==> design.v <==
module mux2 #(parameter n = 16) (Out, InA, InB, Select);
	input 	[n-1:0]	InA, InB;
	input			Select;
	output 	[n-1:0]	Out;
	assign Out = Select ? InB : InA;
endmodule
module add(Out, InA, InB);
	input 		[4:0] InA, InB;
	output reg	[4:0] Out;
	always @(*) begin
		Out = InA + InB;
	end
endmodule
module SignExtend(Out, In);
	input 	[4:0] 	In;
	output 	[15:0] 	Out;
	assign Out = In[4] ? {11'b11111111111, In}:{11'b00000000000, In};
endmodule
module ALU (Out, Zero, InA, InB, ALU_opcode);
	input signed		[15:0]	InA, InB;
	input				[2:0]	ALU_opcode;
	output reg signed	[15:0]	Out;
	output reg					Zero;
	always @(*) begin
		case (ALU_opcode)
			3'd0:	Out = InA + InB;
			3'd1:	Out = InA - InB;
			3'd2:	Out = InA & InB;
			3'd3:	Out = InA | InB;
			3'd4:	Out = InA ^ InB;
			3'd5:	Out = InA >> InB[2:0];
			3'd6:	Out = InA >>> InB[2:0];
			3'd7:	Out = InA << InB[2:0];
		endcase
		Zero = (Out == 16'd0) ? 1'b1 : 1'b0;
	end
endmodule
module PC(PC, In, RST, CLK);
	input		[4:0] 	In;
	input 				CLK, RST;
	output reg	[4:0] 	PC;
	always @(posedge CLK) begin
		if (RST)
			PC <= 5'd0;
		else
			PC <= In;
	end
endmodule
module RegFile(	ReadData1, 
				ReadData2,
				REG0,
				REG1,
				REG2,
				REG3,
				REG4,
				REG5,
				REG6,
				REG7,
				WriteData, 
				ReadWriteEn, 
				WriteAddress, 
				ReadAddress1, 
				ReadAddress2, 
				RST,
				CLK);
	input 			ReadWriteEn, RST, CLK;	
	input	[2:0] 	WriteAddress, ReadAddress1, ReadAddress2;
	input	[15:0] 	WriteData;
	output 	[15:0] 	ReadData1, ReadData2;
	output	[15:0] 	REG0, REG1, REG2, REG3, REG4, REG5, REG6, REG7;
	reg 	[15:0] array_reg [7:0];
	reg 	[15:0] reg1, reg2;
	integer i;
	always @(posedge CLK) begin
		if (RST) begin
			for (i=0; i<8; i=i+1)
				array_reg[i] <= 16'd0;
		end
		else if(ReadWriteEn) begin
			if (WriteAddress != 3'd0)
				array_reg[WriteAddress] <= WriteData;	
		end
	end
	always @(*) begin 
			reg1 = array_reg[ReadAddress1];
			reg2 = array_reg[ReadAddress2];
	end	
	assign REG0 = array_reg[0];
	assign REG1 = array_reg[1];
	assign REG2 = array_reg[2];
	assign REG3 = array_reg[3];
	assign REG4 = array_reg[4];
	assign REG5 = array_reg[5];
	assign REG6 = array_reg[6];
	assign REG7 = array_reg[7];
	assign ReadData1 = reg1;
	assign ReadData2 = reg2;
endmodule
module DMEM(ReadData, Address, WriteData, WriteEn, RST, CLK);
	input 				CLK, RST, WriteEn;
	input 		[15:0] 	Address, WriteData;
	output 	 	[15:0] 	ReadData;
	reg [15:0] array_reg [15:0];
	integer i;
	always @ (posedge CLK)begin
		if (RST) begin
			for (i=0; i<16; i=i+1)
				array_reg[i] <= 16'd0;
		end
		else if (WriteEn)
			array_reg[Address[3:0]] <= WriteData;
	end
	assign ReadData = array_reg[Address[3:0]];
endmodule
module Control(PCSrc, RegSrc, RegWrEn, ALUSrc, ALUopcode, DmemWrEn, WrSrc, INST, z);
	input				z;
	input		[4:0] 	INST;
	output reg	[2:0] 	ALUopcode;
	output reg 			PCSrc, RegSrc, RegWrEn, ALUSrc, DmemWrEn, WrSrc;
	always @(*) begin
		PCSrc = 1'b0;
		RegSrc = 1'b0;
		RegWrEn = 1'b0;
		ALUSrc = 1'b0;
		DmemWrEn = 1'b0;
		WrSrc = 1'b1;
		ALUopcode = 3'd0;
		if(INST[4] == 1'b0) begin		 
			PCSrc = 1'b0;
			RegSrc = 1'b1;
			RegWrEn = 1'b1;
			ALUSrc = 1'b0; 				
			DmemWrEn = 1'b0;
			WrSrc = 1'b1;
			if(INST[3:0] == 4'b0010) ALUopcode = 3'd0; 	 
			if(INST[3:0] == 4'b0011) ALUopcode = 3'd1;	 
			if(INST[3:0] == 4'b0100) ALUopcode = 3'd2;	 
			if(INST[3:0] == 4'b0101) ALUopcode = 3'd3;	 
			if(INST[3:0] == 4'b0110) ALUopcode = 3'd4;	 
			if(INST[3:0] == 4'b1000) ALUopcode = 3'd5; 	 
			if(INST[3:0] == 4'b1001) ALUopcode = 3'd6;	 
			if(INST[3:0] == 4'b1010) ALUopcode = 3'd7;	 
		end
		else if(INST[4] == 1'd1) begin
			if(INST[3] == 1'b0) begin 			 
				PCSrc = 1'b0;
				RegSrc = 1'b1;
				RegWrEn = 1'b1;
				ALUSrc = 1'b1;
				DmemWrEn = 1'b0;
				WrSrc = 1'b1;
				if(INST[2:0] == 3'b010) ALUopcode = 3'd0; 	 
				if(INST[2:0] == 3'b100) ALUopcode = 3'd2;	 
				if(INST[2:0] == 3'b101) ALUopcode = 3'd3;	 
				if(INST[2:0] == 3'b110) ALUopcode = 3'd4;	 
			end
			else if (INST[3] == 1'b1) begin
				if (INST[3:0] == 4'b1100) begin     
					PCSrc = 1'b0;
					RegSrc = 1'b0;
					RegWrEn = 1'b1;
					ALUSrc = 1'b1;
					DmemWrEn = 1'b0;
					WrSrc = 1'b0;
					ALUopcode = 3'd0; 	 
				end
				else if (INST[3:0] == 4'b1101) begin     
					PCSrc = 1'b0;
					RegSrc = 1'b0;
					RegWrEn = 1'b0;
					ALUSrc = 1'b1;
					DmemWrEn = 1'b1;
					WrSrc = 1'b0;
					ALUopcode = 3'd0; 	 
				end
				else if (INST[3:0] == 4'b1110) begin     
					RegSrc = 1'b0;
					RegWrEn = 1'b0;
					ALUSrc = 1'b0;
					DmemWrEn = 1'b0;
					WrSrc = 1'b1;
					ALUopcode = 3'd1; 	 
					if(z == 1'b1)
						PCSrc = 1'b1;
					else	
						PCSrc = 1'b0;
				end
				else if (INST[3:0] == 4'b1111) begin     
					RegSrc = 1'b0;
					RegWrEn = 1'b0;
					ALUSrc = 1'b0;
					DmemWrEn = 1'b0;
					WrSrc = 1'b1;
					ALUopcode = 3'd1; 	 
					if(z == 1'b1)
						PCSrc = 1'b0;
					else	
						PCSrc = 1'b1;
				end
			end
		end
	end
endmodule
module Datapath (CLK, RST, INSTR, PCSrc, RegSrc, RegWrEn, ALUSrc, ALUopcode, DmemWrEn, WrSrc, INST, Zero, PC,
				REG0, REG1, REG2, REG3, REG4, REG5, REG6, REG7, ALU_result, outDMEM, ALU_A, ALU_B
				);
	input			CLK, RST, PCSrc, RegSrc, RegWrEn, ALUSrc, DmemWrEn, WrSrc;
	input 	[2:0]	ALUopcode;
	input	[15:0]	INSTR;
	output	[5:0]	PC;
	output 	[15:0]	REG0, REG1, REG2, REG3, REG4, REG5, REG6, REG7;
	output	[15:0]	ALU_result, outDMEM;
	output	[4:0]	INST;
	output			Zero;
	output	[15:0]	ALU_A, ALU_B;
	wire	[15:0]	instruction;
	wire 	[4:0]	PCout;
	wire	[4:0]	pc0, pc1, muxPC;
	wire	[2:0]	muxRegFile;
	wire	[15:0]	A, B;
	wire	[15:0]	kq_signExtend, muxALU;
	wire	[15:0]	outALU;
	wire	[15:0]	muxDataWr;
	mux2 #(.n(5)) inst0(.Select(PCSrc), .InA(pc0), .InB(pc1), .Out(muxPC));
	PC inst1(.CLK(CLK), .RST(RST), .In(muxPC), .PC(PCout));
	add inst2(.InA(5'd1), .InB(PCout), .Out(pc0));
	assign instruction = INSTR;	 
	add inst4(.InA(instruction[4:0]), .InB(PCout), .Out(pc1));
	assign PC = PCout << 1;
	assign INST = instruction[15:11];
	mux2 #(.n(3)) inst5(.Select(RegSrc), .InA(instruction[10:8]), .InB(instruction[4:2]), .Out(muxRegFile));
	RegFile inst6 (	.ReadData1(A), 
					.ReadData2(B),
					.REG0(REG0),
					.REG1(REG1),
					.REG2(REG2),
					.REG3(REG3),
					.REG4(REG4),
					.REG5(REG5),
					.REG6(REG6),
					.REG7(REG7),
					.WriteData(muxDataWr), 
					.ReadWriteEn(RegWrEn), 
					.WriteAddress(instruction[10:8]), 
					.ReadAddress1(instruction[7:5]), 
					.ReadAddress2(muxRegFile), 
					.RST(RST),
					.CLK(CLK));
	SignExtend inst7(.In(instruction[4:0]), .Out(kq_signExtend));
	mux2 #(.n(16)) inst8(.Select(ALUSrc), .InA(B), .InB(kq_signExtend), .Out(muxALU));
	ALU inst9(.InA(A), .InB(muxALU), .ALU_opcode(ALUopcode), .Out(outALU), .Zero(Zero));
	DMEM inst10(.ReadData(outDMEM), .Address(outALU), .WriteData(B), .WriteEn(DmemWrEn), .RST(RST), .CLK(CLK));
	mux2 #(.n(16)) inst11(.Select(WrSrc), .InA(outDMEM), .InB(outALU), .Out(muxDataWr));
	assign ALU_result = outALU;
	assign ALU_A = A;
	assign ALU_B = muxALU;
endmodule
module Lab4(CLK, RST, INSTR, PC, REG0, REG1, REG2, REG3, REG4, REG5, REG6, REG7, 
		inst_opcode, ALUopcode, ALU_result, Zero, outDMEM, ALU_A, ALU_B);
	input	CLK, RST;
	input		[15:0]	INSTR;
	output 		[5:0]	PC;
	output 		[15:0]	REG0, REG1, REG2, REG3, REG4, REG5, REG6, REG7;
	output 		[4:0]	inst_opcode;
	output 		[2:0]	ALUopcode;
	output 		[15:0]	ALU_result, outDMEM, ALU_A, ALU_B;
	output				Zero;
	wire 				PCSrc, RegSrc, RegWrEn, ALUSrc, DmemWrEn, WrSrc;
	Control c(.PCSrc(PCSrc), .RegSrc(RegSrc), 
			.RegWrEn(RegWrEn), .ALUSrc(ALUSrc), 
			.ALUopcode(ALUopcode), 
			.DmemWrEn(DmemWrEn), .WrSrc(WrSrc), 
			.INST(inst_opcode), .z(Zero));
	Datapath d(	.CLK(CLK), .RST(RST), .INSTR(INSTR), .PCSrc(PCSrc), .RegSrc(RegSrc), 
				.RegWrEn(RegWrEn), .ALUSrc(ALUSrc), 
				.ALUopcode(ALUopcode), .DmemWrEn(DmemWrEn), 
				.WrSrc(WrSrc), .INST(inst_opcode), .Zero(Zero), .PC(PC),
				.REG0(REG0), .REG1(REG1), .REG2(REG2), .REG3(REG3), 
				.REG4(REG4), .REG5(REG5), .REG6(REG6), .REG7(REG7), .ALU_result(ALU_result),
				.outDMEM(outDMEM), .ALU_A(ALU_A), .ALU_B(ALU_B)
				);
endmodule
==> run.sh <==
#!/bin/bash
# the make line also repeats each setting of config.mk as NAME=value (left out here)
make -C /OpenROAD-flow-scripts/flow DESIGN_CONFIG=/design/flow/config.mk WORK_HOME=/design/flow/orfs CLKGATE_MAP_FILE= finish
==> config.mk <==
export PLATFORM = sky130hd
export DESIGN_NAME = Lab4
export DESIGN_NICKNAME = Lab4
export VERILOG_FILES = /design/flow/design.v
export SDC_FILE = /design/flow/constraint.sdc
export NUM_CORES = 4
export LEC_CHECK = 0
export CAP_MARGIN = 20
export CORE_MARGIN = 2
export CORE_UTILIZATION = 58
export CTS_CLUSTER_SIZE = 41
export MAX_ROUTING_LAYER = met4
export PLACE_DENSITY_LB_ADDON = 0.1
export SETUP_SLACK_MARGIN = 1.84
export SLEW_MARGIN = 20
export TNS_END_PERCENT = 40
==> constraint.sdc <==
create_clock -name core_clock -period 6.47 [get_ports {CLK}]
set_input_delay 1.2940 -clock core_clock [delete_from_list [all_inputs] [get_ports {CLK}]]
set_output_delay 1.2940 -clock core_clock [all_outputs]
set_load 0.01 [all_outputs]
==> results.toml, run 1 <==
# synthesis and place-and-route metrics
[cts]
cts_hold_buffers = 0
cts_root_buffer = "clkbuf_16"
cts_tree = "done"
cts.clk_slew.worst_paths_ns = 0.06
clk_latency_ns = 0.62
clockBufferDepth = 3
cts.sinks = 389
htreeDepth = 2
cts_buffers = 40

[floorplanning]
die_w_um = 204
dieArea_mm2 = 0.0416
num_rows = 73
pin_count = 225
fp.dieH_um = 204
initCoreUtil_pct = 58.6
coreArea_mm2 = 0.0395

[synthesis]
netlist_logic_family_top = "simple AND/OR/NAND/NOR gates"
topCellsByArea = "edfxtp_1 (50%), nor2_1 (7.2%), mux2i_1 (7.0%)"
synth_cell_type_count = 97
synthCells = 2180
compound_area_share_pct = 12.2
most_common_cell = "nor2_1"
ys_cells = 2180
flop_cell = "edfxtp_1"
edf_count = 384
synth.avg_cell_area_um2 = 10.6
yosys_warnings = 6
synth.top_cell.area_share_pct = 49.7
netlist_area_mm2 = 0.0232
ys_chip_area_mm2 = 0.0232
ys_top_cells_by_count = "nor2_1 (442), edfxtp_1 (384), nand2_1 (167), mux2i_1 (161), clkbuf_1 (90)"
ys_seq_share_pct = 50.2
simple_gate_share_pct = 16.4
ys_sh_xor_pct = 1.17
ys_sh_adder_pct = 3.03
muxShareOfSynthArea_pct = 12.3
yosysTopAreaCell = "edfxtp_1"
synth-async-reset-ratio_pct = 0
synth_flops = 389

[worst_setup_path]
worstRegToRegCells = 36
cp.arrival_ns = 6.14
crit_type = "primary input to output pin"
critPathTopFamily = "buffers and inverters"
reg2reg_to = "d.inst1.PC[4]"
cp_num_cells = 27
crit_buf_inv = 11
r2r_start = "d.inst6.array_reg[1][0]"
cp-end-kind = "output pin"
crit_fanout = 34
cp.required_ns = 5.18
regToRegSetupSlack_ns = -0.25
endpoint = "outDMEM[9]"
critPathLaunchType = "primary input"
cp_common_cell = "buf_12"
slowest_delay_ns = 0.62
crit_start = "INSTR[8]"
critPathSlowestCell = "mux2i_1"

[power]
combinationalPower_mw = 6.89
p_comb_share_pct = 56.2
p_sw_mw = 4.93
pg_clk_mw = 2.37
power_leader = "combinational logic"
swShare_pct = 40.2
p_seq_mw = 3.00
peakVddDrop_mv = 0.364
p_int_mw = 7.33
cellLeakagePower_nw = 14.1
power_frac_clock_pct = 19.4
pwr-share-seq_pct = 24.5
cellPowerDensity_mw_per_mm2 = 356

[sta]
rsz0062_at_grt = "yes"
clock_skew_ns = 0.0506
hold_slack_ns = 0.695
fin_crit_sh_pct = 115
tightest_slew_ns = 1.27
fin_tns_setup_ns = -19.03
max_freq_mhz = 134
fin_crit_ns = 7.44
hold_violations = 0
drv_slew = 0
setup_slack_ns = -0.969
maxSlewHeadroom_pct = 14.8
setup_viol = 33

[place]
portBuffers = 223
dp_hpwl_um = 67100
place.gp.congestion = 1.04
dpl_cell_area_mm2 = 0.0299
dp_slack_ns = -1.92
dp_cells = 3258

[drt]
ant_nets = 0
wl_per_cell_um = 32.5
via_per_inst = 7.13
first_pass_iters = 12
drc = 0
vias = 24800
drtIter0Drc = 4334
wirelength_um = 113000

[cells_and_area]
final_cell_area_mm2 = 0.0344
layout.cells.non_filler = 3481
final_nets = 2995
synthToLayoutAreaGrowth_pct = 48.6

[grt]
grt_util_all_layers_pct = 50.1
antenna_found_initial = 2
grt-ovfl-total = 0
grt_max_degree = 48
first_global_vias = 23000
grt_pass1_wl_um = 147000

[worst_hold_path]
hold-path-endpoint = "d.inst1.PC[0]"
worstHoldPathCells = 2
min_path_type = "flop to flop"
min_from = "d.inst1.PC[0]"

[run]
tool_warnings = 48
drv_cap = 0

[run_status]
status = "complete, but fails checks"
so_faults = "setup timing"
layout make-up:
class	instances	area (µm²)
tap	525	657
fill	1648	5100
inverter	53	262
sequential	389	11600
multi-input combinational	1585	12500
clock buffer	47	1030
clock inverter	25	249
antenna	4	10.0
timing repair buffer	853	8100
routing by layer:
| metal | track usage, % | routed length [µm] | up-vias |
|---|---|---|---|
| met5 | - | 0 | - |
| met4 | 35.5 | 12900 | 0 |
| met1 | 58.4 | 34700 | 11400 |
| met2 | 75.8 | 47700 | 2872 |
| met3 | 13.0 | 17800 | 1040 |
| li1 | - | - | 9497 |
stage by stage:
stage	util, %	total power, mW
4_1_cts	83.2	10.9
5_1_grt	87.1	12.3
3_5_place_dp	75.5	7.78
3_3_place_gp	75.5	7.69
6_report	87.1	12.3
2_1_floorplan	-	5.31
repair_timing:
| item | 4_1_cts | 5_1_grt |
|---|---|---|
| resized | 397 | 242 |
| pin swaps | 99 | 104 |
| endpoints found under the setup margin | 695 | 694 |
| buffers inserted | 89 | 51 |
| gates cloned | 5 | 2 |
==> inputs of run 2 (changes only) <==
- CORE_UTILIZATION: 58 -> 40
- CTS_CLUSTER_SIZE: 41 -> not set
- MAX_ROUTING_LAYER: met4 -> not set
- PLACE_DENSITY: not set -> 0.6
- PLACE_DENSITY_LB_ADDON: 0.1 -> not set
- SETUP_SLACK_MARGIN: 1.84 -> not set
- TNS_END_PERCENT: 40 -> not set
- clock period: 6.47 -> 12.0 ns (I/O delays scaled with it)
==> results.toml, run 2 <==
# synthesis and place-and-route metrics
[power]
power_leader = "combinational logic"
swShare_pct = 38.8
peakVddDrop_mv = 0.155
p_int_mw = 2.98
power_frac_clock_pct = 25.5
p_seq_mw = 1.61
cellPowerDensity_mw_per_mm2 = 176
combinationalPower_mw = 2.01
p_comb_share_pct = 41.4
cellLeakagePower_nw = 10.5
pwr-share-seq_pct = 33.1
p_sw_mw = 1.89
pg_clk_mw = 1.24

[worst_hold_path]
min_from = "d.inst1.PC[0]"
min_path_type = "flop to flop"
hold-path-endpoint = "d.inst1.PC[0]"
worstHoldPathCells = 2

[synthesis]
synthCells = 2180
ys_top_cells_by_count = "nor2_1 (442), edfxtp_1 (384), nand2_1 (167), mux2i_1 (161), clkbuf_1 (90)"
muxShareOfSynthArea_pct = 12.3
topCellsByArea = "edfxtp_1 (50%), nor2_1 (7.2%), mux2i_1 (7.0%)"
edf_count = 384
synth.top_cell.area_share_pct = 49.7
ys_cells = 2180
yosys_warnings = 6
compound_area_share_pct = 12.2
ys_sh_xor_pct = 1.17
simple_gate_share_pct = 16.4
yosysTopAreaCell = "edfxtp_1"
netlist_logic_family_top = "simple AND/OR/NAND/NOR gates"
synth_cell_type_count = 97
synth-async-reset-ratio_pct = 0
ys_sh_adder_pct = 3.03
most_common_cell = "nor2_1"
ys_chip_area_mm2 = 0.0232
ys_seq_share_pct = 50.2
synth_flops = 389
flop_cell = "edfxtp_1"
netlist_area_mm2 = 0.0232
synth.avg_cell_area_um2 = 10.6

[place]
portBuffers = 223
place.gp.congestion = 0.968
dp_hpwl_um = 62900

[worst_setup_path]
critPathLaunchType = "primary input"
worstRegToRegCells = 33
cp.required_ns = 9.60
crit_start = "INSTR[14]"
reg2reg_to = "d.inst1.PC[4]"
crit_type = "primary input to output pin"
crit_buf_inv = 5
cp_num_cells = 24
cp.arrival_ns = 9.09
endpoint = "Zero"
slowest_delay_ns = 0.66
critPathTopFamily = "AND-OR/OR-AND gates"
cp-end-kind = "output pin"
cp_common_cell = "buf_4"
critPathSlowestCell = "clkdlybuf4s50_1"
r2r_start = "d.inst6.array_reg[3][2]"
cp_cell_sequence = "clkdlybuf4s50_1 -> buf_4 -> nand3_1 -> nand2_1 -> buf_4 -> a211oi_1 -> or4_1 -> a31o_2 -> a21oi_1 -> xnor2_1 -> ha_1 -> a21o_1 -> a21oi_1 -> nand2_1 -> a31oi_1 -> o21ai_0 -> xor2_1 -> a32oi_1 -> nand4b_1 -> buf_4 -> nor4_1 -> nand3_1 -> a2111oi_0 -> clkdlybuf4s50_1"
crit_fanout = 11
regToRegSetupSlack_ns = 4.95

[floorplanning]
dieArea_mm2 = 0.0599
num_rows = 88
coreArea_mm2 = 0.0575
pin_count = 225
initCoreUtil_pct = 40.3
die_w_um = 245
fp.dieH_um = 245

[sta]
fin_crit_ns = 11.49
fin_crit_sh_pct = 95.8
hold_violations = 0
clock_skew_ns = 0.0197
fin_tns_setup_ns = 0
rsz0062_at_grt = "no"
drv_slew = 0
maxSlewHeadroom_pct = 20.7
max_freq_mhz = 87.0
setup_viol = 0
tightest_slew_ns = 1.18

[cells_and_area]
synthToLayoutAreaGrowth_pct = 19.2
final_nets = 2462
regArea_mm2 = 0.0116
finish.utilization_pct = 48.1
combGateArea_mm2 = 0.0106
fill_cells = 5327

[run]
tool_warnings = 44
drv_cap = 0

[grt]
first_global_vias = 18400
grt_util_all_layers_pct = 29.3
grt_pass1_wl_um = 129000
grt-ovfl-total = 0
grt_max_degree = 95
antenna_found_initial = 1

[cts]
clockBufferDepth = 3
clk_latency_ns = 0.58
cts_buffers = 43
htreeDepth = 2
cts_tree = "done"
cts_root_buffer = "clkbuf_16"
cts.sinks = 389
post_cts_buffers = 0
cts.clk_slew.worst_paths_ns = 0.05

[drt]
wirelength_um = 89300
vias = 19300
drtIter0Drc = 2500
diodes = 0
ant_nets = 0
wl_per_cell_um = 28.0
via_per_inst = 6.04
first_pass_iters = 6
drc = 0

[run_status]
status = "finished clean"
-- run 2: area by class of cell --
| type | instances | share of cell area, % |
|---|---|---|
| clock buffers | 53 | 4.03 |
| clock inverters | 26 | 0.661 |
| inverters | 53 | 0.756 |
| multi-input cells | 1583 | 38.3 |
| flip-flops and latches | 389 | 42.1 |
| well taps | 765 | 3.46 |
| repair buffers | 319 | 10.7 |
-- run 2: timing repair --
action,4_1_cts,5_1_grt
gates resized,0,1
endpoints found under the setup margin,0,1
hold buffers,0,0
-- run 2: through the flow --
step           power (mW)  area (µm²)  instances  worst slack [ns]  hold WS [ns]
2_1_floorplan        2.74       23200       2196              2.22         0.629
3_3_place_gp         3.61       26300       3108             0.462         0.596
3_5_place_dp         3.62       26300       3108             0.398         0.597
4_1_cts              4.85       27600       3187             0.358         0.610
5_1_grt              5.03       27600       3188             0.178         0.633
6_report             4.87       27600       3188             0.506         0.604
-- run 2: routing by layer --
layer / vias to the layer above / wire length [µm] / global-route usage (%)
met5: - / 0 / 0
met4: 0 / 4330 / 12.7
met3: 213 / 7700 / 5.13
met2: 1085 / 42100 / 47.6
met1: 9560 / 35300 / 38.4
li1: 8397 / - / -
==> inputs of run 3 (changes only) <==
- ABC_AREA: not set -> 0
- CORE_ASPECT_RATIO: not set -> 0.5
- CORE_UTILIZATION: 40 -> 70
- CTS_CLUSTER_DIAMETER: not set -> 380
- CTS_CLUSTER_SIZE: not set -> 43
- GPL_ROUTABILITY_DRIVEN: not set -> 1
- MAX_ROUTING_LAYER: not set -> met5
- MIN_ROUTING_LAYER: not set -> met1
- PLACE_DENSITY: 0.6 -> not set
- PLACE_DENSITY_LB_ADDON: not set -> 0.02
- SETUP_SLACK_MARGIN: not set -> -0.35
- TNS_END_PERCENT: not set -> 20
- clock period: 12.0 -> 6.47 ns (I/O delays scaled with it)
==> results.toml, run 3 <==
# implementation run metrics
[synthesis]
synthCells = 2180
netlist_area_mm2 = 0.0232
yosysTopAreaCell = "edfxtp_1"
synth_cell_type_count = 97
ys_cells = 2180
synth.top_cell.area_share_pct = 49.7
synth_flops = 389
ys_sh_xor_pct = 1.17
most_common_cell = "nor2_1"
edf_count = 384
yosys_warnings = 6
ys_seq_share_pct = 50.2
flop_cell = "edfxtp_1"
netlist_logic_family_top = "simple AND/OR/NAND/NOR gates"
ys_chip_area_mm2 = 0.0232
synth.avg_cell_area_um2 = 10.6
topCellsByArea = "edfxtp_1 (50%), nor2_1 (7.2%), mux2i_1 (7.0%)"
simple_gate_share_pct = 16.4
synth-async-reset-ratio_pct = 0
ys_sh_adder_pct = 3.03
ys_top_cells_by_count = "nor2_1 (442), edfxtp_1 (384), nand2_1 (167), mux2i_1 (161), clkbuf_1 (90)"
muxShareOfSynthArea_pct = 12.3
compound_area_share_pct = 12.2

[floorplanning]
fp.dieH_um = 133
die_w_um = 261
initCoreUtil_pct = 70.6
num_rows = 47
coreArea_mm2 = 0.0328
pin_count = 225
dieArea_mm2 = 0.0347

[place]
dp_slack_ns = -1.78
portBuffers = 223
dp_hpwl_um = 65600
place.gp.congestion = 1.07

[run_status]
lastStage = "global routing"
firstError = "[ERROR GRT-0232] Routing congestion too high. Check the congestion heatmap in the GUI."
status = "stopped before the end"

[cts]
cts_root_buffer = "clkbuf_16"
cts_buffers = 13
cts.sinks = 389
htreeDepth = 1
clockBufferDepth = 3
cts_hold_buffers = 0

[grt]
grt_util_all_layers_pct = 84.8
grt-ovfl-total = 246
-- run 3: routing by layer --
metal	global-route usage (%)	GRT overflow
met1	86.4	14
met2	95.5	106
met3	75.8	14
met4	82.2	108
met5	45.6	4
-- run 3: per-stage QoR --
step	std cells	cell area (µm²)
after global placement	3165	29200
after CTS	3207	30200
after floorplan	2196	23400
after detailed placement	3165	29200
-- run 3: repair_timing --
action,CTS
pin swaps,48
cloned,2
resized,185
endpoints found under the setup margin,38
hold endpoints to repair,0
buffers inserted,28
==> inputs of run 4 (changes only) <==
- ABC_AREA: 0 -> 1
- CELL_PAD_IN_SITES_DETAIL_PLACEMENT: not set -> 1
- CORE_ASPECT_RATIO: 0.5 -> not set
- CORE_UTILIZATION: 70 -> 39
- CTS_CLUSTER_DIAMETER: 380 -> not set
- CTS_CLUSTER_SIZE: 43 -> 52
- GPL_ROUTABILITY_DRIVEN: 1 -> 0
- PLACE_DENSITY: not set -> 0.5
- PLACE_DENSITY_LB_ADDON: 0.02 -> not set
- SETUP_SLACK_MARGIN: -0.35 -> 2.12
- clock period: 6.47 -> 7.63 ns (I/O delays scaled with it)
==> results.toml, run 4 <==
# synthesis and place-and-route metrics
[grt]
antenna_found_initial = 1
grt_util_all_layers_pct = 34.4
grt-ovfl-total = 0
grt_max_degree = 35
first_global_vias = 24100
grt_pass1_wl_um = 153000

[power]
pwr-share-seq_pct = 28.5
cellPowerDensity_mw_per_mm2 = 276
power_leader = "combinational logic"
swShare_pct = 39.2
p_sw_mw = 3.48
p_comb_share_pct = 48.6
pg_clk_mw = 2.03
power_frac_clock_pct = 22.9
power_mw = 8.87
combinationalPower_mw = 4.31
p_seq_mw = 2.52
p_int_mw = 5.39
cellLeakagePower_nw = 14.1
peakVddDrop_mv = 0.182

[worst_hold_path]
min_path_type = "flop to flop"
worstHoldPathCells = 3
min_from = "d.inst1.PC[1]"
hold-path-endpoint = "d.inst1.PC[1]"

[synthesis]
yosys_warnings = 6
ys_cells = 2762
simple_gate_share_pct = 31.5
netlist_logic_family_top = "simple AND/OR/NAND/NOR gates"
synth_flops = 389
netlist_area_mm2 = 0.0225
yosysTopAreaCell = "edfxtp_1"
ys_top_cells_by_count = "nand2_1 (833), nor2_1 (470), edfxtp_1 (384), nand3_1 (231), inv_1 (214)"
most_common_cell = "nand2_1"
synth.top_cell.area_share_pct = 51.2
synth_cell_type_count = 50
synth-async-reset-ratio_pct = 0
topCellsByArea = "edfxtp_1 (51%), nand2_1 (14%), nor2_1 (7.8%)"
ys_seq_share_pct = 51.6
muxShareOfSynthArea_pct = 0
ys_sh_xor_pct = 0.777
ys_sh_adder_pct = 3.12
synthCells = 2762
ys_chip_area_mm2 = 0.0225
compound_area_share_pct = 5.86
flop_cell = "edfxtp_1"
synth.avg_cell_area_um2 = 8.16
edf_count = 384

[worst_setup_path]
cp-end-kind = "output pin"
endpoint = "Zero"
cp_num_cells = 37
critPathTopFamily = "simple AND/OR/NAND/NOR gates"
slowest_delay_ns = 0.35
cp.arrival_ns = 5.90
regToRegSetupSlack_ns = 1.18
cp.required_ns = 6.10
crit_start = "INSTR[15]"
critPathLaunchType = "primary input"
r2r_start = "d.inst6.array_reg[2][0]"
crit_buf_inv = 9
critPathSlowestCell = "ha_1"
crit_fanout = 6
crit_type = "primary input to output pin"
cp_common_cell = "nand2_4"
reg2reg_to = "d.inst1.PC[4]"
worstRegToRegCells = 49

[drt]
drtIter0Drc = 2183
wl_per_cell_um = 25.6
ant_nets = 0
wirelength_um = 107000
via_per_inst = 5.64
vias = 23500
drc = 0
first_pass_iters = 5

[sta]
drv_slew = 0
fin_tns_setup_ns = 0
setup_slack_ns = 0.200
setup_viol = 0
maxSlewHeadroom_pct = 24.4
hold_violations = 0
fin_crit_sh_pct = 97.4
fin_crit_ns = 7.43
rsz0062_at_grt = "yes"
tightest_slew_ns = 1.13
hold_slack_ns = 0.698
clock_skew_ns = 0.0248
max_freq_mhz = 135

[floorplanning]
fp.dieH_um = 244
die_w_um = 244
initCoreUtil_pct = 39.3
num_rows = 88
pin_count = 225
coreArea_mm2 = 0.0574
dieArea_mm2 = 0.0597

[cells_and_area]
synthToLayoutAreaGrowth_pct = 42.3
final_nets = 3438
final_cell_area_mm2 = 0.0321

[cts]
clk_latency_ns = 0.60
cts.sinks = 389
cts_root_buffer = "clkbuf_16"
cts_buffers = 43
htreeDepth = 2
cts_tree = "done"
cts.clk_slew.worst_paths_ns = 0.06
clockBufferDepth = 3
cts_hold_buffers = 0

[place]
dp_slack_ns = -0.738
dp_hpwl_um = 73700
portBuffers = 223
dpl_cell_area_mm2 = 0.0281

[run_status]
status = "finished clean"

[run]
drv_cap = 0
tool_warnings = 47
[run 4: area by class of cell]
cell class,count,area (µm²)
diodes,2,5.00
clock buffers,59,1170
clock inverters,18,171
fillers,6700,25300
inverters,227,863
multi-input cells,2013,10800
flip-flops and latches,389,11600
well taps,765,957
repair buffers,691,6460
[run 4: routing by layer]
| metal | wire [µm] | up-vias | track usage, % |
|---|---|---|---|
| met1 | 41700 | 11700 | 42.9 |
| li1 | - | 10300 | - |
| met3 | 7680 | 316 | 5.86 |
| met4 | 6670 | 2 | 18.5 |
| met2 | 50500 | 1165 | 56.9 |
| met5 | 73 | - | 0 |
[run 4: timing repair]
action,CTS,global route
setup endpoints to repair,432,340
cloned,8,1
buffers inserted,45,64
gates resized,162,321
pin swaps,48,113
[run 4: metrics by stage]
step	util, %	std cells
after detailed placement	49.0	3966
after global routing	55.9	4162
after floorplan	-	2778
after CTS	52.9	4096
after global placement	49.0	3966
final	55.9	4164
==> inputs of run 5 (changes only) <==
- CELL_PAD_IN_SITES_DETAIL_PLACEMENT: 1 -> 2
- CELL_PAD_IN_SITES_GLOBAL_PLACEMENT: not set -> 1
- CORE_UTILIZATION: 39 -> 23
- CTS_CLUSTER_DIAMETER: not set -> 144
- CTS_CLUSTER_SIZE: 52 -> not set
- GPL_ROUTABILITY_DRIVEN: 0 -> not set
- GPL_TIMING_DRIVEN: not set -> 0
- HOLD_SLACK_MARGIN: not set -> 0.25
- MAX_ROUTING_LAYER: met5 -> not set
- MIN_ROUTING_LAYER: met1 -> met2
- PLACE_DENSITY: 0.5 -> 0.68
- SETUP_SLACK_MARGIN: 2.12 -> not set
- SLEW_MARGIN: 20 -> 35
- clock period: 7.63 -> 12.0 ns (I/O delays scaled with it)
==> results.toml, run 5 <==
# synthesis and place-and-route metrics
[power]
combinationalPower_mw = 2.15
p_sw_mw = 2.30
power_frac_clock_pct = 27.3
p_seq_mw = 1.61
pg_clk_mw = 1.41
power_mw = 5.18
swShare_pct = 44.5
p_comb_share_pct = 41.6
power_leader = "combinational logic"
p_int_mw = 2.87
peakVddDrop_mv = 0.103
cellLeakagePower_nw = 11.6
cellPowerDensity_mw_per_mm2 = 185
pwr-share-seq_pct = 31.1

[synthesis]
synth.avg_cell_area_um2 = 8.16
ys_sh_adder_pct = 3.12
topCellsByArea = "edfxtp_1 (51%), nand2_1 (14%), nor2_1 (7.8%)"
ys_seq_share_pct = 51.6
synth.top_cell.area_share_pct = 51.2
ys_sh_xor_pct = 0.777
synthCells = 2762
ys_chip_area_mm2 = 0.0225
yosysTopAreaCell = "edfxtp_1"
muxShareOfSynthArea_pct = 0
netlist_area_mm2 = 0.0225
compound_area_share_pct = 5.86
most_common_cell = "nand2_1"
edf_count = 384
synth-async-reset-ratio_pct = 0
synth_cell_type_count = 50
simple_gate_share_pct = 31.5
synth_flops = 389
flop_cell = "edfxtp_1"
yosys_warnings = 6
ys_top_cells_by_count = "nand2_1 (833), nor2_1 (470), edfxtp_1 (384), nand3_1 (231), inv_1 (214)"
netlist_logic_family_top = "simple AND/OR/NAND/NOR gates"
ys_cells = 2762

[worst_setup_path]
cp-end-kind = "output pin"
cp_num_cells = 25
crit_buf_inv = 9
r2r_start = "d.inst6.array_reg[4][1]"
regToRegSetupSlack_ns = 3.98
critPathTopFamily = "simple AND/OR/NAND/NOR gates"
endpoint = "outDMEM[15]"
cp_common_cell = "nand2_1"
crit_type = "primary input to output pin"
crit_fanout = 10
crit_start = "INSTR[11]"
critPathLaunchType = "primary input"
slowest_delay_ns = 0.68
cp.required_ns = 9.60
cp.arrival_ns = 9.63
critPathSlowestCell = "clkdlybuf4s50_1"
worstRegToRegCells = 47
reg2reg_to = "d.inst1.PC[4]"

[cells_and_area]
finish.utilization_pct = 28.8
fill_cells = 11100
synthToLayoutAreaGrowth_pct = 23.9
final_cell_area_mm2 = 0.0279
regArea_mm2 = 0.0116
combGateArea_mm2 = 0.00946
final_nets = 3115

[drt]
ant_nets = 0
drc = 0
via_per_inst = 6.85
wirelength_um = 119000
drtIter0Drc = 7323
vias = 29900
first_pass_iters = 14
wl_per_cell_um = 27.2

[place]
portBuffers = 217
dpl_cell_area_mm2 = 0.0264
place.gp.congestion = 1.06
dp_hpwl_um = 86400
dp_slack_ns = 0.230

[cts]
cts.sinks = 389
post_cts_buffers = 0
cts.clk_slew.worst_paths_ns = 0.06
cts_buffers = 45
clk_latency_ns = 0.64
clockBufferDepth = 3
cts_root_buffer = "clkbuf_16"
htreeDepth = 2
cts_tree = "done"

[floorplanning]
num_rows = 114
initCoreUtil_pct = 23.3
pin_count = 225
fp.dieH_um = 317
die_w_um = 317
dieArea_mm2 = 0.100
coreArea_mm2 = 0.0969

[grt]
grt-ovfl-total = 0
first_global_vias = 34500
antenna_found_initial = 0
grt_util_all_layers_pct = 34.8
grt_max_degree = 17
grt_pass1_wl_um = 168000

[worst_hold_path]
min_path_type = "flop to flop"
min_from = "d.inst1.PC[0]"
hold-path-endpoint = "d.inst1.PC[0]"
worstHoldPathCells = 3

[sta]
hold_violations = 0
fin_crit_ns = 12.03
max_freq_mhz = 83.2
clock_skew_ns = 0.0213
tightest_slew_ns = 1.08
drv_slew = 0
rsz0062_at_grt = "yes"
fin_crit_sh_pct = 100
setup_viol = 2
maxSlewHeadroom_pct = 27.6
setup_slack_ns = -0.0250
fin_tns_setup_ns = -0.0271

[run]
tool_warnings = 45
drv_cap = 0

[run_status]
status = "complete, but fails checks"
so_faults = "setup timing"
==> run 5: final cells by class <==
| cell class | instances | area share (%) |
|---|---|---|
| Antenna cell | 11 | 0.0986 |
| Buffer | 153 | 2.68 |
| Clock inverter | 26 | 0.820 |
| Tap cell | 1276 | 5.72 |
| Inverter | 227 | 3.05 |
| Multi-Input combinational cell | 2009 | 33.9 |
| Timing Repair Buffer | 217 | 7.81 |
| Clock buffer | 58 | 4.28 |
| Sequential cell | 389 | 41.7 |
==> run 5: timing repair <==
item / CTS / global route
setup endpoints to repair: 0 / 18
hold buffers: 0 / 0
resized: 0 / 11
==> run 5: metal layers <==
layer	GRT usage [%]	part of all wire (%)	wire, µm
met5	27.0	2.9	3410
met4	13.0	13	15500
met3	42.7	39	45800
met2	39.8	45	53900
met1	-	0	0
==> run 5: stage by stage <==
step	cells	hold WS, ns
floorplan	2778	0.624
global placement	4271	0.587
detailed placement	4271	0.599
CTS	4355	0.612
global route	4355	0.650
finish	4366	0.605
==> inputs of run 6 (changes only) <==
- ABC_AREA: 1 -> not set
- CELL_PAD_IN_SITES_DETAIL_PLACEMENT: 2 -> not set
- CELL_PAD_IN_SITES_GLOBAL_PLACEMENT: 1 -> 2
- CORE_UTILIZATION: 23 -> 40
- CTS_CLUSTER_DIAMETER: 144 -> not set
- GPL_TIMING_DRIVEN: 0 -> not set
- HOLD_SLACK_MARGIN: 0.25 -> 0.07
- MAX_ROUTING_LAYER: not set -> met5
- MIN_ROUTING_LAYER: met2 -> not set
- PLACE_DENSITY: 0.68 -> 0.84
- SETUP_SLACK_MARGIN: not set -> 0.03
- SLEW_MARGIN: 35 -> 20
- TNS_END_PERCENT: 20 -> not set
==> results.toml, run 6 <==
# synthesis and place-and-route metrics
[drt]
vias = 19000
via_per_inst = 5.97
ant_nets = 0
drc = 0
wirelength_um = 91600
wl_per_cell_um = 28.7
first_pass_iters = 6
drtIter0Drc = 1931

[run]
drv_cap = 0
tool_warnings = 44

[sta]
fin_crit_sh_pct = 96.7
clock_skew_ns = 0.0411
drv_slew = 0
hold_slack_ns = 0.642
fin_tns_setup_ns = 0
fin_crit_ns = 11.60
maxSlewHeadroom_pct = 24.9
tightest_slew_ns = 1.12
rsz0062_at_grt = "no"
max_freq_mhz = 86.2
setup_viol = 0
hold_violations = 0
setup_slack_ns = 0.397

[worst_setup_path]
crit_fanout = 26
crit_type = "primary input to output pin"
slowest_delay_ns = 0.76
cp.arrival_ns = 9.20
crit_start = "INSTR[15]"
endpoint = "outDMEM[13]"
cp-end-kind = "output pin"
worstRegToRegCells = 33
cp_num_cells = 19
reg2reg_to = "d.inst1.PC[4]"
cp_common_cell = "buf_4"
critPathSlowestCell = "o32ai_1"
regToRegSetupSlack_ns = 4.56
r2r_start = "d.inst6.array_reg[0][5]"
cp_cell_sequence = "clkdlybuf4s50_1 -> buf_4 -> and2_1 -> buf_12 -> nor2_1 -> o32ai_1 -> or2_2 -> buf_4 -> o21ai_1 -> buf_4 -> o41ai_1 -> a211o_1 -> nand2_2 -> inv_2 -> buf_4 -> mux4_2 -> nand2_1 -> a22oi_1 -> clkdlybuf4s50_1"
cp.required_ns = 9.60
crit_buf_inv = 8
critPathTopFamily = "buffers and inverters"
critPathLaunchType = "primary input"

[place]
portBuffers = 223
dp_hpwl_um = 65200
dp_cells = 3111
place.gp.congestion = 0.941
dpl_cell_area_mm2 = 0.0264
dp_slack_ns = 0.356

[synthesis]
synth.avg_cell_area_um2 = 10.6
synth_cell_type_count = 97
synthCells = 2180
ys_chip_area_mm2 = 0.0232
edf_count = 384
most_common_cell = "nor2_1"
yosys_warnings = 6
topCellsByArea = "edfxtp_1 (50%), nor2_1 (7.2%), mux2i_1 (7.0%)"
ys_sh_adder_pct = 3.03
simple_gate_share_pct = 16.4
compound_area_share_pct = 12.2
ys_cells = 2180
synth_flops = 389
synth-async-reset-ratio_pct = 0
ys_sh_xor_pct = 1.17
yosysTopAreaCell = "edfxtp_1"
netlist_area_mm2 = 0.0232
ys_seq_share_pct = 50.2
netlist_logic_family_top = "simple AND/OR/NAND/NOR gates"
flop_cell = "edfxtp_1"
muxShareOfSynthArea_pct = 12.3
synth.top_cell.area_share_pct = 49.7
ys_top_cells_by_count = "nor2_1 (442), edfxtp_1 (384), nand2_1 (167), mux2i_1 (161), clkbuf_1 (90)"

[power]
combinationalPower_mw = 2.04
p_comb_share_pct = 41.5
p_int_mw = 3.00
cellPowerDensity_mw_per_mm2 = 177
power_frac_clock_pct = 25.7
pg_clk_mw = 1.26
p_seq_mw = 1.61
cellLeakagePower_nw = 10.6
swShare_pct = 38.9
peakVddDrop_mv = 0.121
power_leader = "combinational logic"
p_sw_mw = 1.91
power_mw = 4.91
pwr-share-seq_pct = 32.7

[floorplanning]
pin_count = 225
fp.dieH_um = 245
num_rows = 88
die_w_um = 245
initCoreUtil_pct = 40.3
dieArea_mm2 = 0.0599
coreArea_mm2 = 0.0575

[cts]
cts_root_buffer = "clkbuf_16"
htreeDepth = 2
cts.clk_slew.worst_paths_ns = 0.06
cts_tree = "done"
clockBufferDepth = 3
cts_buffers = 44
cts.sinks = 389
cts_hold_buffers = 0
post_cts_buffers = 0
clk_latency_ns = 0.61

[grt]
first_global_vias = 18500
grt-ovfl-total = 0
grt_max_degree = 68
antenna_found_initial = 0
grt_pass1_wl_um = 132000
grt_util_all_layers_pct = 30.2

[cells_and_area]
layout.cells.non_filler = 3188
combGateArea_mm2 = 0.0106
finish.utilization_pct = 48.2
synthToLayoutAreaGrowth_pct = 19.4
final_cell_area_mm2 = 0.0277
final_nets = 2465
regArea_mm2 = 0.0116
fill_cells = 5362

[worst_hold_path]
hold-path-endpoint = "d.inst1.PC[0]"
min_path_type = "flop to flop"
min_from = "d.inst1.PC[0]"
worstHoldPathCells = 2

[run_status]
status = "finished clean"
-- run 6: repair_timing --
item | CTS | global route
endpoints found under the hold margin | 0 | 0
setup endpoints to repair | 0 | 3
gates resized | 0 | 2
-- run 6: routing by layer --
metal | vias up | track usage (%) | share of wire [%]
li1 | 8412 | - | -
met1 | 9534 | 39.2 | 40
met2 | 895 | 49.9 | 48
met3 | 197 | 4.38 | 7.3
met4 | 0 | 14.1 | 4.9
met5 | - | 0 | 0
-- run 6: cell type report --
cell class | instances | area share, %
Timing Repair Buffer | 321 | 10.8
Inverter | 53 | 0.755
Sequential cell | 389 | 42.0
Antenna cell | 1 | 0.00904
Tap cell | 765 | 3.46
Clock inverter | 16 | 0.515
Clock buffer | 60 | 4.20
Multi-Input combinational cell | 1583 | 38.2
==> inputs of run 7 (changes only) <==
- CELL_PAD_IN_SITES_GLOBAL_PLACEMENT: 2 -> not set
- CORE_UTILIZATION: 40 -> 70
- CTS_CLUSTER_DIAMETER: not set -> 363
- CTS_CLUSTER_SIZE: not set -> 35
- HOLD_SLACK_MARGIN: 0.07 -> not set
- MAX_ROUTING_LAYER: met5 -> met4
- PLACE_DENSITY: 0.84 -> 0.82
- SETUP_SLACK_MARGIN: 0.03 -> -0.53
- clock period: 12.0 -> 5.6 ns (I/O delays scaled with it)
==> results.toml, run 7 <==
# implementation run metrics
[place]
dp_cells = 3265
dp_slack_ns = -2.87
place.gp.congestion = 1.22
portBuffers = 223
dp_hpwl_um = 73700
dpl_cell_area_mm2 = 0.0304

[floorplanning]
initCoreUtil_pct = 71.2
coreArea_mm2 = 0.0325
die_w_um = 186
pin_count = 225
num_rows = 66
dieArea_mm2 = 0.0346
fp.dieH_um = 186

[synthesis]
yosysTopAreaCell = "edfxtp_1"
ys_chip_area_mm2 = 0.0232
compound_area_share_pct = 12.2
ys_sh_adder_pct = 3.03
synth.avg_cell_area_um2 = 10.6
netlist_area_mm2 = 0.0232
edf_count = 384
flop_cell = "edfxtp_1"
ys_top_cells_by_count = "nor2_1 (442), edfxtp_1 (384), nand2_1 (167), mux2i_1 (161), clkbuf_1 (90)"
ys_sh_xor_pct = 1.17
simple_gate_share_pct = 16.4
synthCells = 2180
synth-async-reset-ratio_pct = 0
yosys_warnings = 6
ys_cells = 2180
synth.top_cell.area_share_pct = 49.7
topCellsByArea = "edfxtp_1 (50%), nor2_1 (7.2%), mux2i_1 (7.0%)"
synth_cell_type_count = 97
synth_flops = 389
ys_seq_share_pct = 50.2
netlist_logic_family_top = "simple AND/OR/NAND/NOR gates"
muxShareOfSynthArea_pct = 12.3
most_common_cell = "nor2_1"

[run_status]
firstError = "[ERROR DPL-0038] Utilization greater than 100%, impossible to legalize"
status = "stopped before the end"
lastStage = "clock tree synthesis"
==> inputs of run 8 (changes only) <==
- ABC_AREA: not set -> 1
- CELL_PAD_IN_SITES_DETAIL_PLACEMENT: not set -> 0
- CELL_PAD_IN_SITES_GLOBAL_PLACEMENT: not set -> 0
- CORE_ASPECT_RATIO: not set -> 1.7
- CORE_MARGIN: 2 -> 4
- CORE_UTILIZATION: 70 -> 43
- CTS_CLUSTER_DIAMETER: 363 -> not set
- CTS_CLUSTER_SIZE: 35 -> 52
- GPL_ROUTABILITY_DRIVEN: not set -> 1
- MAX_ROUTING_LAYER: met4 -> met5
- MIN_ROUTING_LAYER: not set -> met2
- PLACE_DENSITY: 0.82 -> not set
- PLACE_DENSITY_LB_ADDON: not set -> 0.23
- SETUP_SLACK_MARGIN: -0.53 -> not set
- SLEW_MARGIN: 20 -> 0
- TNS_END_PERCENT: not set -> 70
- clock period: 5.6 -> 7.63 ns (I/O delays scaled with it)
==> results.toml, run 8 <==
# synthesis and place-and-route metrics
[worst_setup_path]
regToRegSetupSlack_ns = 1.58
crit_fanout = 7
worstRegToRegCells = 42
critPathTopFamily = "buffers and inverters"
cp.arrival_ns = 6.16
slowest_delay_ns = 0.54
cp-end-kind = "output pin"
crit_start = "INSTR[14]"
cp_num_cells = 31
critPathSlowestCell = "clkdlybuf4s50_1"
crit_type = "primary input to output pin"
endpoint = "outDMEM[7]"
r2r_start = "d.inst6.array_reg[6][0]"
critPathLaunchType = "primary input"
reg2reg_to = "d.inst1.PC[4]"
cp.required_ns = 6.10
crit_buf_inv = 15

[grt]
first_global_vias = 32200
grt_max_degree = 61
grt_pass1_wl_um = 148000
antenna_found_initial = 1
grt-ovfl-total = 0
grt_util_all_layers_pct = 52.9

[synthesis]
yosys_warnings = 6
synth_cell_type_count = 50
muxShareOfSynthArea_pct = 0
synth.top_cell.area_share_pct = 51.2
synth_flops = 389
ys_seq_share_pct = 51.6
most_common_cell = "nand2_1"
edf_count = 384
yosysTopAreaCell = "edfxtp_1"
flop_cell = "edfxtp_1"
compound_area_share_pct = 5.86
ys_cells = 2762
netlist_area_mm2 = 0.0225
synth.avg_cell_area_um2 = 8.16
topCellsByArea = "edfxtp_1 (51%), nand2_1 (14%), nor2_1 (7.8%)"
netlist_logic_family_top = "simple AND/OR/NAND/NOR gates"
synthCells = 2762
ys_sh_xor_pct = 0.777
ys_sh_adder_pct = 3.12
synth-async-reset-ratio_pct = 0
ys_chip_area_mm2 = 0.0225
simple_gate_share_pct = 31.5
ys_top_cells_by_count = "nand2_1 (833), nor2_1 (470), edfxtp_1 (384), nand3_1 (231), inv_1 (214)"

[power]
pwr-share-seq_pct = 30.3
cellLeakagePower_nw = 13.3
cellPowerDensity_mw_per_mm2 = 278
p_sw_mw = 3.42
peakVddDrop_mv = 0.204
power_leader = "combinational logic"
power_frac_clock_pct = 22.3
pg_clk_mw = 1.86
swShare_pct = 41.1
p_int_mw = 4.90
p_comb_share_pct = 47.4
power_mw = 8.32
p_seq_mw = 2.52
combinationalPower_mw = 3.95

[run_status]
status = "complete, but fails checks"
so_faults = "setup timing"

[cells_and_area]
final_nets = 3352
layout.cells.non_filler = 3986
synthToLayoutAreaGrowth_pct = 32.6
finish.utilization_pct = 57.5
fill_cells = 4723
final_cell_area_mm2 = 0.0299

[drt]
drtIter0Drc = 9735
first_pass_iters = 47
vias = 30700
wirelength_um = 107000
wl_per_cell_um = 26.7
via_per_inst = 7.71
ant_nets = 0
drc = 0

[cts]
cts_tree = "done"
cts_root_buffer = "clkbuf_16"
cts_hold_buffers = 0
cts.clk_slew.worst_paths_ns = 0.06
clockBufferDepth = 3
clk_latency_ns = 0.58
htreeDepth = 2
cts_buffers = 36
cts.sinks = 389

[place]
place.gp.congestion = 1.08
portBuffers = 223
dp_hpwl_um = 78000
dp_cells = 3871
dpl_cell_area_mm2 = 0.0278
dp_slack_ns = -1.07

[floorplanning]
num_rows = 109
die_w_um = 184
dieArea_mm2 = 0.0563
coreArea_mm2 = 0.0520
fp.dieH_um = 306
pin_count = 225
initCoreUtil_pct = 43.4

[sta]
maxSlewHeadroom_pct = 17.3
fin_crit_sh_pct = 101
hold_violations = 0
rsz0062_at_grt = "yes"
hold_slack_ns = 0.599
fin_crit_ns = 7.69
max_freq_mhz = 130
fin_tns_setup_ns = -0.0905
clock_skew_ns = 0.0262
setup_slack_ns = -0.0583
drv_slew = 0
setup_viol = 2
tightest_slew_ns = 1.24

[run]
tool_warnings = 46
drv_cap = 0

[worst_hold_path]
worstHoldPathCells = 3
min_path_type = "flop to flop"
hold-path-endpoint = "d.inst1.PC[0]"
min_from = "d.inst1.PC[0]"
[run 8: layer usage]
layer	wire [µm]	vias to the layer above	part of all wire [%]	global-route usage, %
li1	-	10100	-	-
met1	0	10100	0	-
met2	49600	8815	47	67.6
met3	35700	1668	33	56.8
met4	20500	26	19	24.9
met5	794	-	0.74	15.5
[run 8: cell type report]
cell class,instances,area [µm²],share of cell area (%)
Timing Repair Buffer,615,5640,18.9
Tap cell,666,833,2.79
Antenna cell,16,40.0,0.134
Sequential cell,389,11600,38.9
Inverter,227,857,2.87
Multi-Input combinational cell,2010,9730,32.6
Clock buffer,46,938,3.14
Clock inverter,17,213,0.712
[run 8: timing repair]
item,in CTS,in global routing
setup endpoints to repair,29,31
buffers inserted,9,18
resized,68,84
pin swaps,30,20
cloned,3,4
==> inputs of run 9 (changes only) <==
- ABC_AREA: 1 -> not set
- CELL_PAD_IN_SITES_DETAIL_PLACEMENT: 0 -> not set
- CELL_PAD_IN_SITES_GLOBAL_PLACEMENT: 0 -> not set
- CORE_ASPECT_RATIO: 1.7 -> not set
- CORE_MARGIN: 4 -> 2
- CORE_UTILIZATION: 43 -> 58
- CTS_CLUSTER_SIZE: 52 -> not set
- GPL_ROUTABILITY_DRIVEN: 1 -> not set
- MAX_ROUTING_LAYER: met5 -> not set
- MIN_ROUTING_LAYER: met2 -> not set
- PLACE_DENSITY: not set -> 0.6
- PLACE_DENSITY_LB_ADDON: 0.23 -> not set
- SLEW_MARGIN: 0 -> 20
- TNS_END_PERCENT: 70 -> not set
- clock period: 7.63 -> 6.51 ns (I/O delays scaled with it)
==> results.toml, run 9 <==
# synthesis and place-and-route metrics
[place]
dp_hpwl_um = 67600
portBuffers = 223
place.gp.congestion = 1.03
dpl_cell_area_mm2 = 0.0297
dp_slack_ns = -1.80
dp_cells = 3281

[synthesis]
synth-async-reset-ratio_pct = 0
flop_cell = "edfxtp_1"
ys_cells = 2180
synthCells = 2180
netlist_area_mm2 = 0.0232
yosys_warnings = 6
synth.avg_cell_area_um2 = 10.6
synth_flops = 389
ys_sh_adder_pct = 3.03
netlist_logic_family_top = "simple AND/OR/NAND/NOR gates"
ys_sh_xor_pct = 1.17
synth.top_cell.area_share_pct = 49.7
edf_count = 384
synth_cell_type_count = 97
topCellsByArea = "edfxtp_1 (50%), nor2_1 (7.2%), mux2i_1 (7.0%)"
compound_area_share_pct = 12.2
muxShareOfSynthArea_pct = 12.3
most_common_cell = "nor2_1"
ys_chip_area_mm2 = 0.0232
yosysTopAreaCell = "edfxtp_1"
simple_gate_share_pct = 16.4
ys_top_cells_by_count = "nor2_1 (442), edfxtp_1 (384), nand2_1 (167), mux2i_1 (161), clkbuf_1 (90)"
ys_seq_share_pct = 50.2

[power]
p_comb_share_pct = 54.2
p_seq_mw = 2.98
pg_clk_mw = 2.56
cellLeakagePower_nw = 13.8
peakVddDrop_mv = 0.470
cellPowerDensity_mw_per_mm2 = 360
pwr-share-seq_pct = 24.7
p_sw_mw = 4.82
swShare_pct = 39.9
p_int_mw = 7.26
combinationalPower_mw = 6.55
power_leader = "combinational logic"
power_frac_clock_pct = 21.2

[drt]
first_pass_iters = 22
ant_nets = 0
wl_met3_um = 17900
via_per_inst = 7.05
vias = 24600
wl_per_cell_um = 32.3
drc = 0
wl_met1_um = 34900
wirelength_um = 113000
routed-wl-met2_um = 47900
drtIter0Drc = 4947
top_layer = "met5"

[worst_setup_path]
crit_start = "INSTR[15]"
critPathLaunchType = "primary input"
crit_fanout = 11
cp.required_ns = 5.21
worstRegToRegCells = 35
r2r_start = "d.inst6.array_reg[1][0]"
critPathSlowestCell = "o211ai_1"
reg2reg_to = "d.inst1.PC[4]"
cp_num_cells = 22
crit_type = "primary input to output pin"
crit_buf_inv = 6
cp.arrival_ns = 6.70
slowest_delay_ns = 0.99
cp_cell_sequence = "buf_6 -> buf_6 -> and2_4 -> mux2i_2 -> o32ai_2 -> or2_1 -> o21a_1 -> buf_4 -> buf_4 -> ha_1 -> nand2_1 -> o21ai_0 -> a21oi_1 -> a21oi_2 -> a31o_2 -> nor2_4 -> buf_12 -> mux2_2 -> o211ai_1 -> a21oi_2 -> or2_4 -> buf_6"
critPathTopFamily = "AND-OR/OR-AND gates"
cp_common_cell = "buf_6"
cp-end-kind = "output pin"
regToRegSetupSlack_ns = 0.05
endpoint = "outDMEM[11]"

[sta]
fin_crit_ns = 8.00
max_freq_mhz = 125
drv_slew = 0
hold_violations = 0
setup_viol = 44
clock_skew_ns = 0.0311
fin_crit_sh_pct = 123
setup_slack_ns = -1.49
tightest_slew_ns = 1.23
maxSlewHeadroom_pct = 17.9
rsz0062_at_grt = "yes"

[grt]
first_global_vias = 23400
grt_max_degree = 35
grt_pass1_wl_um = 151000
antenna_found_initial = 5
grt-ovfl-total = 0
grt_util_all_layers_pct = 49.5

[cts]
clockBufferDepth = 3
cts_hold_buffers = 0
cts_buffers = 41
cts_tree = "done"
cts.clk_slew.worst_paths_ns = 0.06
cts_root_buffer = "clkbuf_16"
htreeDepth = 2
clk_latency_ns = 0.60
cts.sinks = 389

[run_status]
status = "complete, but fails checks"
so_faults = "setup timing"

[worst_hold_path]
min_path_type = "flop to flop"
worstHoldPathCells = 3
min_from = "d.inst1.PC[4]"
hold-path-endpoint = "d.inst1.PC[4]"

[cells_and_area]
layout.cells.non_filler = 3487
finish.utilization_pct = 85.0
combGateArea_mm2 = 0.0119
fill_cells = 1892
final_cell_area_mm2 = 0.0336
final_nets = 2998
regArea_mm2 = 0.0116
synthToLayoutAreaGrowth_pct = 45.0

[floorplanning]
fp.dieH_um = 204
dieArea_mm2 = 0.0416
die_w_um = 204
num_rows = 73
initCoreUtil_pct = 58.6
coreArea_mm2 = 0.0395
pin_count = 225

[run]
tool_warnings = 50
drv_cap = 0
-- run 9: layout make-up --
cell class | instances | share of cell area [%]
Antenna cell | 4 | 0.0298
Clock buffer | 50 | 3.28
Clock inverter | 26 | 0.908
Inverter | 53 | 0.681
Multi-Input combinational cell | 1585 | 35.4
Sequential cell | 389 | 34.6
Tap cell | 525 | 1.95
Timing Repair Buffer | 855 | 23.1
-- run 9: per-layer routing --
metal	vias up	GRT usage [%]
li1	9473	-
met1	11400	59.1
met2	2771	76.1
met3	899	14.2
met4	4	37.9
met5	-	0
-- run 9: repair_timing --
action | in CTS | in global routing
setup buffers | 92 | 43
endpoints found under the setup margin | 38 | 37
gates resized | 389 | 113
gates cloned | 5 | 2
pin swaps | 114 | 81
-- run 9: per-stage QoR --
step                      hold slack [ns]  power (mW)  setup TNS (ns)
final                               0.717        12.1          -17.58
after global routing                0.742        12.1          -20.42
after CTS                           0.699        11.0           -9.72
after detailed placement            0.662        7.68          -93.77
after global placement              0.643        7.61          -79.50
after floorplan                     0.666        5.21          -12.08
==> inputs of run 10 (changes only) <==
- ABC_AREA: not set -> 1
- CELL_PAD_IN_SITES_DETAIL_PLACEMENT: not set -> 1
- CELL_PAD_IN_SITES_GLOBAL_PLACEMENT: not set -> 0
- CORE_UTILIZATION: 58 -> 43
- CTS_CLUSTER_SIZE: not set -> 52
- GPL_ROUTABILITY_DRIVEN: not set -> 1
- MAX_ROUTING_LAYER: not set -> met5
- MIN_ROUTING_LAYER: not set -> met1
- PLACE_DENSITY: 0.6 -> 0.5
- TNS_END_PERCENT: not set -> 70
- clock period: 6.51 -> 7.63 ns (I/O delays scaled with it)
==> results.toml, run 10 <==
# synthesis and place-and-route metrics
[synthesis]
simple_gate_share_pct = 31.5
synth_flops = 389
ys_sh_adder_pct = 3.12
edf_count = 384
topCellsByArea = "edfxtp_1 (51%), nand2_1 (14%), nor2_1 (7.8%)"
most_common_cell = "nand2_1"
muxShareOfSynthArea_pct = 0
synthCells = 2762
synth_cell_type_count = 50
flop_cell = "edfxtp_1"
ys_sh_xor_pct = 0.777
synth.avg_cell_area_um2 = 8.16
netlist_logic_family_top = "simple AND/OR/NAND/NOR gates"
compound_area_share_pct = 5.86
ys_cells = 2762
yosys_warnings = 6
ys_chip_area_mm2 = 0.0225
synth-async-reset-ratio_pct = 0
synth.top_cell.area_share_pct = 51.2
netlist_area_mm2 = 0.0225
ys_seq_share_pct = 51.6
ys_top_cells_by_count = "nand2_1 (833), nor2_1 (470), edfxtp_1 (384), nand3_1 (231), inv_1 (214)"
yosysTopAreaCell = "edfxtp_1"

[cells_and_area]
fill_cells = 6112
regArea_mm2 = 0.0116
combGateArea_mm2 = 0.00980
synthToLayoutAreaGrowth_pct = 32.8
final_nets = 3348

[cts]
cts.sinks = 389
cts.clk_slew.worst_paths_ns = 0.06
cts_root_buffer = "clkbuf_16"
cts_hold_buffers = 0
clk_latency_ns = 0.59
htreeDepth = 2
clockBufferDepth = 3
cts_tree = "done"
cts_buffers = 42

[drt]
wirelength_um = 103000
diodes = 0
via_per_inst = 5.69
ant_nets = 0
vias = 22700
first_pass_iters = 5
drtIter0Drc = 2176
wl_per_cell_um = 25.8
drc = 0

[place]
dp_slack_ns = -0.810
place.gp.congestion = 0.999
dp_hpwl_um = 75400
portBuffers = 223

[grt]
use_met2_pct = 62.6
grt_pass1_wl_um = 150000
grt-ovfl-total = 0
use_met3_pct = 6.16
antenna_found_initial = 1
first_global_vias = 23800
busiest_layer = "met2"
grt_util_all_layers_pct = 37.4
grt_max_degree = 40
use_met1_pct = 46.5

[worst_setup_path]
cp.required_ns = 6.10
worstRegToRegCells = 46
cp.arrival_ns = 5.97
cp-end-kind = "output pin"
regToRegSetupSlack_ns = 1.53
crit_fanout = 8
r2r_start = "d.inst6.array_reg[0][1]"
critPathTopFamily = "buffers and inverters"
slowest_delay_ns = 0.54
cp_num_cells = 31
reg2reg_to = "d.inst1.PC[4]"
critPathLaunchType = "primary input"
critPathSlowestCell = "clkdlybuf4s50_1"
crit_buf_inv = 13
endpoint = "ALU_result[10]"
crit_type = "primary input to output pin"
crit_start = "INSTR[14]"
cp_common_cell = "buf_4"

[worst_hold_path]
min_path_type = "flop to flop"
hold-path-endpoint = "d.inst1.PC[0]"
worstHoldPathCells = 3
min_from = "d.inst1.PC[0]"

[sta]
setup_slack_ns = 0.134
maxSlewHeadroom_pct = 19.6
drv_slew = 0
max_freq_mhz = 133
tightest_slew_ns = 1.20
clock_skew_ns = 0.0325
fin_crit_ns = 7.50
hold_violations = 0
setup_viol = 0
fin_crit_sh_pct = 98.3

[floorplanning]
fp.dieH_um = 233
die_w_um = 233
pin_count = 225
dieArea_mm2 = 0.0543
initCoreUtil_pct = 43.7
num_rows = 83
coreArea_mm2 = 0.0516

[power]
cellLeakagePower_nw = 13.2
combinationalPower_mw = 3.63
power_frac_clock_pct = 24.5
p_int_mw = 4.97
power_mw = 8.16
cellPowerDensity_mw_per_mm2 = 273
p_seq_mw = 2.52
pg_clk_mw = 2.00
pwr-share-seq_pct = 30.9
peakVddDrop_mv = 0.190
p_comb_share_pct = 44.5
power_leader = "combinational logic"
swShare_pct = 39.0
p_sw_mw = 3.18

[run_status]
status = "finished clean"

[run]
drv_cap = 0
tool_warnings = 45
[run 10: layout make-up]
| type | count | share of cell area (%) |
|---|---|---|
| sequential | 389 | 38.9 |
| multi-input combinational | 2009 | 32.7 |
| inverter | 227 | 2.85 |
| timing repair buffer | 606 | 18.3 |
| tap | 680 | 2.84 |
| clock buffer | 53 | 3.72 |
| clock inverter | 24 | 0.644 |
[run 10: timing repair]
item | 4_1_cts | 5_1_grt
setup buffers | 16 | 16
setup endpoints to repair | 29 | 30
gates cloned | 3 | 2
gates resized | 104 | 73
pin swaps | 30 | 55
[run 10: routing by layer]
layer / wire [µm] / part of all wire [%]
met5: 13 / 0.013
met4: 5970 / 5.8
met3: 7830 / 7.6
met2: 49200 / 48
met1: 39900 / 39
[run 10: stage by stage]
step                      std cells  cell area (µm²)  TNS (ns)  utilization [%]  hold slack (ns)
after floorplan                2778            22600         0                -            0.624
after global placement         3872            27700     -8.28             53.7            0.623
after detailed placement       3872            27700    -14.33             53.7            0.631
after CTS                      3968            29500         0             57.1            0.647
after global routing           3988            29900    -0.143             58.0            0.693
final                          3988            29900         0             58.0            0.634
No activity file was given, so power comes from the tool's default toggle rates.
